## P
==> flow/design.v (excerpt) <==
module CannyEdge(dAddrRegRow, dAddrRegCol, bWE, bCE, InData, OutData,
	OPMode, bOPEnable, dReadReg, dWriteReg,	clk, rst_b);
Size in the first run: ~6600 cells after synthesis, about 640 flip-flops, roughly 0.068 sq mm of cells after synthesis.
Settings: LEC_CHECK=0, ABC_AREA=0, CAP_MARGIN=10, CORE_MARGIN=2, CORE_UTILIZATION=40, MAX_ROUTING_LAYER=met4, PLACE_DENSITY=0.6, SETUP_SLACK_MARGIN=1.97, SLEW_MARGIN=10, TNS_END_PERCENT=5; clock period 17.9 ns.
run.sh (not shown) runs the stock make flow with config.mk's settings and CLKGATE_MAP_FILE=.
P has completed all stages; timing, DRC and antenna checks passed.
Here is what was changed in the inputs of Q compared with P.
- clearing TNS_END_PERCENT, which used to be 5
- clearing ABC_AREA, which used to be 0
- putting CTS_CLUSTER_DIAMETER at 135 where nothing was set
- clearing PLACE_DENSITY, which used to be 0.6
- putting CORE_ASPECT_RATIO at 0.71 where nothing was set
- swapping 1.97 for 0.46 in SETUP_SLACK_MARGIN
- swapping 10 for 5 in CAP_MARGIN
- swapping 40 for 72 in CORE_UTILIZATION
- swapping 10 for 20 in SLEW_MARGIN
- swapping 17.9 for 8.55 in the clock period (ns, I/O delays scaled along)
[summary]
- Run comparison: P end of the critical path Gy[26]; Q end of the critical path Gy[27]
- Q -> stages 100% | layout checks FAIL | negative setup slack
- P → Q: multi-input combinational cell area went up by 0.0011 sq mm, die size went down by 44%.
- Against P, Q comes in 5.6 points higher on relative contribution of combinational cells to total power.
- Going from P to Q, net switching power figure went up, clock power went up, critical path depth went up.

build 16:
The RTL this note starts from:
==> flow/design.v <==
`timescale 1ns/10ps
module CannyEdge(dAddrRegRow, dAddrRegCol, bWE, bCE, InData, OutData,
	OPMode, bOPEnable, dReadReg, dWriteReg,	clk, rst_b);
	input 	[2:0]						dAddrRegRow, dAddrRegCol;  
	input									bWE, bCE;  
	input 	[8-1:0] 	InData;
	output 	[8-1:0] 	OutData;
	reg     	[8-1:0] 	OutData;
	input 	[2:0]						OPMode;   
	input 								bOPEnable;  
	input 	[3:0]						dReadReg, dWriteReg;
	input									clk, rst_b;
	reg   [8-1:0]			regX[0:24];	 
	reg 	[8-1:0]			regY[0:24];	 
	reg 	[8-1:0]			regZ[0:24];	 
	wire 	[8-1:0]			gf[0:24];	 
	wire signed [31:0]	sobelX[0:8]; 
	wire signed [31:0]	sobelY[0:8]; 
	reg 	[8-1:0]			Out_gf, Out_gradient, Out_direction, Out_bThres;
	parameter 							dThresHigh = 15;
	parameter							dThresLow = 10;
	reg 		[31:0]					tpSum, Sum;
	reg		[1:0]						IntSignal;
	reg signed	 	[31:0] 			Gx, Gy, fGx, fGy, Gxadd, Gyadd, Gxyadd, fGx_t;
	reg signed	[1:0]					dx, dy;
	integer 								i, j, k;
	assign gf[0] =1;  assign gf[1] =3;  assign gf[2]=4;   assign gf[3]=3;   assign gf[4]=1;
	assign gf[5] =3;  assign gf[6] =7;  assign gf[7]=10;  assign gf[8]=7;   assign gf[9]=3;
	assign gf[10]=4;  assign gf[11]=10; assign gf[12]=16; assign gf[13]=10; assign gf[14]=4;
	assign gf[15]=3;  assign gf[16]=7;  assign gf[17]=10; assign gf[18]=7;  assign gf[19]=3;
	assign gf[20]=1;  assign gf[21]=3;  assign gf[22]=4;  assign gf[23]=3;  assign gf[24]=1;
	assign sobelX[0]=-1;	assign sobelX[1]=0; assign sobelX[2]=1;
	assign sobelX[3]=-2;	assign sobelX[4]=0; assign sobelX[5]=2;
	assign sobelX[6]=-1;	assign sobelX[7]=0; assign sobelX[8]=1;
	assign sobelY[0]=1;	assign sobelY[1]=2; assign sobelY[2]=1;
	assign sobelY[3]=0;	assign sobelY[4]=0; assign sobelY[5]=0;
	assign sobelY[6]=-1;	assign sobelY[7]=-2; assign sobelY[8]=-1;
	always @(posedge clk or negedge rst_b)
		begin
			if(!rst_b)
				IntSignal <= 2'b00;
			else if(bCE==1'b0)
				IntSignal <= IntSignal;
			else if(bOPEnable==1'b1)
				IntSignal <= 2'b00;
			else if(OPMode == 0)
				IntSignal <= (IntSignal == 2'b00) ? 2'b01 : (IntSignal == 2'b01) ? 2'b00 : IntSignal;
			else if(OPMode == 1)
				IntSignal <= IntSignal + 2'b01;
			else if(OPMode == 2 || OPMode == 3)
				IntSignal <= (IntSignal == 2'b00) ? 2'b01 : (IntSignal == 2'b01) ? 2'b00 : IntSignal;
			else
				IntSignal <= IntSignal;
		end
	always @(posedge clk)
		begin
			if(!rst_b) 
				begin
				end
			else if(bCE==1'b0 && bWE==1'b0) 
				begin
					if(dWriteReg == 0)
						regX[dAddrRegRow*5+dAddrRegCol] <= InData;
					else if(dWriteReg == 1)
						regY[dAddrRegRow*5+dAddrRegCol] <= InData;
					else if(dWriteReg == 2)
						regZ[dAddrRegRow*5+dAddrRegCol] <= InData;
				end
			else if(bCE==1'b0 && bWE==1'b1)
				begin
					if(dReadReg == 0)
						OutData <= Out_gf;
					else if(dReadReg == 1)
						OutData <= Out_gradient;
					else if(dReadReg == 2)
						OutData <= Out_direction;
					else if(dReadReg == 3)
						OutData <= regX[dAddrRegRow*5+dAddrRegCol];
					else if(dReadReg == 4)
						OutData <= Out_bThres;
				end
			else
				begin
					if(bOPEnable==1'b0)
						begin
							if(OPMode == 0)
								begin
									if(IntSignal == 2'b00)	
										begin
											tpSum = 0;
											for(i=0; i<25; i=i+1)
												begin
													Sum = regX[i]*gf[i];
													tpSum = tpSum + Sum;
												end
										end
									else if(IntSignal == 2'b01) 
										begin
										 Out_gf <= (tpSum>>7);
										end
									else 
										begin
											Out_gf <= Out_gf;
										end
								end
							else if(OPMode == 1)
								begin
									if(IntSignal == 2'b00)	
										begin
											Gx = 0;
											Gy = 0;
											for (j=0; j<3; j=j+1)
												for (k=0; k<3; k=k+1)
													begin
														Gxadd = regX[j*5+k]*sobelX[j*3+k];
														Gx = Gx + Gxadd;
														Gyadd = regX[j*5+k]*sobelY[j*3+k];
														Gy = Gy + Gyadd;
													end 
										end
									else if(IntSignal == 2'b01) 
										begin
											if(Gx<0 && Gy<0)
												begin
													Gxyadd = (-Gx) + (-Gy);
												end
											else if(Gx>0 && Gy<0)
												begin
													Gxyadd = Gx + (-Gy);
												end
											else if(Gx<0 && Gy>0)
												begin
													Gxyadd = (-Gx) + Gy;
												end
											else 
												begin
													Gxyadd = Gx + Gy;
												end
											if(Gxyadd < 0)	Gxyadd = -Gxyadd;
											Out_gradient <= (Gxyadd>>3);
										end	
									else if(IntSignal == 2'b10) 
										begin
											if(Gy < 0)
												begin
													fGx <= -Gx;
													fGy <= -Gy;
												end
											else
												begin
													fGx <= Gx;
													fGy <= Gy;
												end
										end
									else if(IntSignal == 2'b11) 
										begin
											if(fGx >= 0)
												begin
													fGx_t = (5*fGx)>>1;
													if(fGx_t < 0) fGx_t = -fGx_t;
													if(fGy <= (fGx>>1))
														begin
															Out_direction <= 0;
														end
													else if(fGy <= fGx_t)
														begin
															Out_direction <= 45;
														end
													else
														begin
															Out_direction <= 90;
														end
												end
											else  
												begin
													fGx_t = ((-5)*fGx)>>1;
													if(fGx_t < 0) fGx_t = -fGx_t;
													if(fGy <= ((-fGx)>>1))
														begin
															Out_direction <= 0;
														end
													else if(fGy <= fGx_t)
														begin
															Out_direction <= 135;
														end
													else
														begin
															Out_direction <= 90;
														end
												end
										end
								end
							else if(OPMode == 2)
								begin
									if(IntSignal == 2'b00) 
										begin
											if(regY[6] == 0)
												begin
													dx <= 1;
													dy <= 0;
												end
											else if(regY[6] == 45)
												begin
													dx <= 1;
													dy <= -1;
												end
											else if(regY[6] == 90)
												begin
													dx <= 0;
													dy <= -1;
												end
											else 
												begin
													dx <= -1;
													dy <= -1;
												end
										end
									else if(IntSignal == 2'b01) 
										begin
											if(regX[6]>=regX[(1+dy)*5+dx+1] && regX[6]>=regX[(1-dy)*5-dx+1])
												begin
													regX[(1+dy)*5+dx+1] <= 0;
													regX[(1-dy)*5-dx+1] <= 0;
												end
											else
												begin
													regX[6] <= 0;
												end
										end
								end
							else if(OPMode == 3)
								begin
									if(IntSignal == 2'b00) 
										begin
											if(regY[6] == 0)
												begin
													dx <= 0;
													dy <= -1;
												end
											else if(regY[6] == 45)
												begin
													dx <= -1;
													dy <= -1;
												end
											else if(regY[6] == 90)
												begin
													dx <= 1;
													dy <= 0;
												end
											else 
												begin
													dx <= 1;
													dy <= -1;
												end
										end	
									else if(IntSignal == 2'b01) 
										begin
											if(regX[6] >= dThresHigh)		 
												Out_bThres <= 1;
											else if(regX[6] <= dThresLow)		 
												Out_bThres <= 0;
											else					 
												begin
													if(regX[6-5*dy-dx] >= dThresHigh || regX[6+5*dy+dx] >= dThresHigh)
														Out_bThres <= 1;
													else if(regZ[6-5*dy-dx] == 1 || regZ[6+5*dy+dx] == 1)
														Out_bThres <= 1;
													else
														Out_bThres <= 0;
												end
										end
								end
						end	
				end  
		end
endmodule
clock: 6.89 ns
lec_check: 0
abc_area: 1
cap_margin: 20
core_aspect_ratio: 1.88
core_margin: 2
core_utilization: 72
gpl_routability_driven: 0
hold_slack_margin: 0.2
max_routing_layer: met4
place_density_lb_addon: 0.01
setup_slack_margin: 2.05
slew_margin: 20
For build 16, the flow was terminated by a tool error in global routing (5_1_grt) and produced no final design.
Inputs modified between build 16 and build 82:
- MAX_ROUTING_LAYER: met4 -> unset
- GPL_ROUTABILITY_DRIVEN: 0 -> unset
- CORE_ASPECT_RATIO: 1.88 -> unset
- HOLD_SLACK_MARGIN: 0.2 -> unset
- SETUP_SLACK_MARGIN: 2.05 -> unset
- ABC_AREA: 1 -> unset
- CORE_UTILIZATION: 72 -> 55
- PLACE_DENSITY: unset -> 0.6
- PLACE_DENSITY_LB_ADDON: 0.01 -> unset
- the clock period (ns, I/O delays scaled along): 6.89 -> 10.4
Notes after the runs:
Build 16: aborted in global routing (5_1_grt) (tool error). Build 82 completed; timing, DRC and antenna clean. Build 82 vs build 16: synthesized cell count down. Comparing build 82 against build 16, there is no change at all in count of flip-flops with a built-in enable after synthesis. Number of cells in Yosys stat, build 82 and build 16: higher on build 16. Comparing build 82 and build 16, the higher height of the die was measured on build 16. From build 16 to build 82 the numbers moved as follows: sequential share of the synthesized area higher; area inside the core boundary higher; area fraction in compound gates after synthesis higher; core utilization at floorplan lower.
Modified inputs, build 4 compared to build 82
- CORE_UTILIZATION now 71, was 55
- PLACE_DENSITY now 0.64, was 0.6
- CTS_CLUSTER_SIZE now 100, previously not set
- SETUP_SLACK_MARGIN now 3.09, previously not set
- the clock period (ns, I/O delays scaled along) now 10.7, was 10.4
--- outcome ---
Build 4 — wire length the detailed router placed on met1 13% lower, build 82 as reference
Taking build 82 as the reference, in build 4 overflow left after global routing ~0 delta, final standard cell count with taps included and fillers excluded decreased 3.1%, reported leakage power higher.
When build 4 is set beside build 82, its area growth from synthesis to layout turns out to be 2.8 points larger.
Build 4 vs build 82: sequential power down
Compared with build 82, in build 4 global-route wire length before repair picked up an extra 4.2%, die area lost about 22%.
No activity file was given, so power comes from the tool's default toggle rates.
